Design measure_sys, start of the top module:
module measure_sys(
	input            sys_clk,
	input            sys_rst_n,
	input      [7:0] askdemod_data,    
	input      [9:0] fsk_demod,        
	input      [7:0] pskdemod_data,    
	output     [7:0] demod_data,
	output     [7:0] uart_mod_type,
	output    [15:0] uart_demod_fre,
	output     [7:0] uart_mod_depth,
	output reg [7:0] uart_delta_freq
);
Size in the first run: about 12,000 cells after synthesis, about 540 flip-flops, about 91,000 um2 of cells after synthesis.
clock: 77.3 ns
lec_check: 0
cap_margin: 0
cell_pad_in_sites_global_placement: 0
core_aspect_ratio: 0.71
core_margin: 2
core_utilization: 68
cts_cluster_size: 90
gpl_routability_driven: 1
max_routing_layer: met4
min_routing_layer: met1
place_density_lb_addon: 0.22
setup_slack_margin: 5.0
slew_margin: 20
run.sh (not shown) runs the stock make flow with config.mk's settings and CLKGATE_MAP_FILE=.
The first run completed without violations.
Next try:
==> flow/config.mk (replaced) <==
export PLATFORM = sky130hd
export DESIGN_NAME = measure_sys
export DESIGN_NICKNAME = measure_sys
export VERILOG_FILES = /design/flow/design.v
export SDC_FILE = /design/flow/constraint.sdc
export NUM_CORES = 4
export LEC_CHECK = 0
export ABC_AREA = 1
export CAP_MARGIN = 0
export CELL_PAD_IN_SITES_GLOBAL_PLACEMENT = 0
export CORE_ASPECT_RATIO = 0.98
export CORE_MARGIN = 2
export CORE_UTILIZATION = 72
export GPL_ROUTABILITY_DRIVEN = 0
export MAX_ROUTING_LAYER = met4
export MIN_ROUTING_LAYER = met1
export PLACE_DENSITY_LB_ADDON = 0.04
export SETUP_SLACK_MARGIN = 5.0
export SLEW_MARGIN = 20
export TNS_END_PERCENT = 5
==> flow/constraint.sdc (replaced) <==
create_clock -name core_clock -period 41.4 [get_ports {sys_clk}]
set_input_delay 8.2800 -clock core_clock [delete_from_list [all_inputs] [get_ports {sys_clk}]]
set_output_delay 8.2800 -clock core_clock [all_outputs]
set_load 0.01 [all_outputs]
Now the flow ran to the end with violations: capacitance limit, slew limit, setup timing.
Setup slack got worse by 18 ns.
Critical path depth rises by 42.
Wire length came out higher by 17%.
Fmax grows by 41%.
Next try:
==> flow/config.mk (replaced) <==
export PLATFORM = sky130hd
export DESIGN_NAME = measure_sys
export DESIGN_NICKNAME = measure_sys
export VERILOG_FILES = /design/flow/design.v
export SDC_FILE = /design/flow/constraint.sdc
export NUM_CORES = 4
export LEC_CHECK = 0
export CAP_MARGIN = 20
export CORE_MARGIN = 2
export CORE_UTILIZATION = 72
export SLEW_MARGIN = 20
==> flow/constraint.sdc (replaced) <==
create_clock -name core_clock -period 60.3 [get_ports {sys_clk}]
set_input_delay 12.0600 -clock core_clock [delete_from_list [all_inputs] [get_ports {sys_clk}]]
set_output_delay 12.0600 -clock core_clock [all_outputs]
set_load 0.01 [all_outputs]
With this change the flow produced a clean layout.
Power came out lower by 36%.
Register-to-register slack improved by 5.3 ns.
Synthesized cell count decreases by 15%.
Synthesized area fell by 1.5%.


v40:
measure_sys again, from the RTL that the note above started with.
## measure_sys
module measure_sys(
	input            sys_clk,
	input            sys_rst_n,
	input      [7:0] askdemod_data,    
	input      [9:0] fsk_demod,        
	input      [7:0] pskdemod_data,    
	output     [7:0] demod_data,
	output     [7:0] uart_mod_type,
	output    [15:0] uart_demod_fre,
	output     [7:0] uart_mod_depth,
	output reg [7:0] uart_delta_freq
);
clock: 50.2 ns
lec_check: 0
cap_margin: 15
cell_pad_in_sites_global_placement: 3
core_aspect_ratio: 0.98
core_margin: 9
core_utilization: 33
cts_cluster_diameter: 126
gpl_routability_driven: 1
gpl_timing_driven: 0
hold_slack_margin: 0.01
max_routing_layer: met5
min_routing_layer: met2
place_density_lb_addon: 0.09
setup_slack_margin: -1.21
slew_margin: 35
tns_end_percent: 80
Final checks on v40, whose flow otherwise completed, came back failing, citing negative setup slack.
Inputs modified between v40 and v30:
Settings: a deleted SETUP_SLACK_MARGIN that had been -1.21; a deleted CORE_ASPECT_RATIO that had been 0.98; a deleted MIN_ROUTING_LAYER that had been met2; a deleted CELL_PAD_IN_SITES_GLOBAL_PLACEMENT that had been 3; a deleted MAX_ROUTING_LAYER that had been met5; a deleted CTS_CLUSTER_DIAMETER that had been 126; a deleted TNS_END_PERCENT that had been 80; a deleted GPL_TIMING_DRIVEN that had been 0; a change of SLEW_MARGIN from 35 to 20; a deleted PLACE_DENSITY_LB_ADDON that had been 0.09; a change of CAP_MARGIN from 15 to 20; a change of CORE_UTILIZATION from 33 to 68; a change of CORE_MARGIN from 9 to 2; a deleted HOLD_SLACK_MARGIN that had been 0.01; a deleted GPL_ROUTABILITY_DRIVEN that had been 1; a change of the clock period (ns, I/O delays scaled along) from 50.2 to 56.8.
[summary]
The flow did not stop early for v30: all stages ran, and the layout cleared the timing, DRC and antenna checks.
v40 has a higher number of nets in the final layout than v30.
NOTE floorplan die area v40->v30 decreased by more than half
Of v30 and v40, v40 shows the lower final worst-path setup slack, with v30 above it.
Relative to v40, clock power share decreased by 2.9 points in v30.
Between v30 and v40, the width of the die is lower for v30.
Modified inputs, v34 compared to v30
Settings: SETUP_SLACK_MARGIN now -2.0, previously not set; CORE_UTILIZATION now 40, was 68; the clock period (ns, I/O delays scaled along) now 62.4, was 56.8.
Results
Between v34 and v30, it is v34 whose wire length is lower, by about 0.5%. Compared with v30, v34 shows a lower number of global-route vias before repair. First-iteration detailed-routing DRC count: v34 < v30.
No activity file was given, so power comes from the tool's default toggle rates.
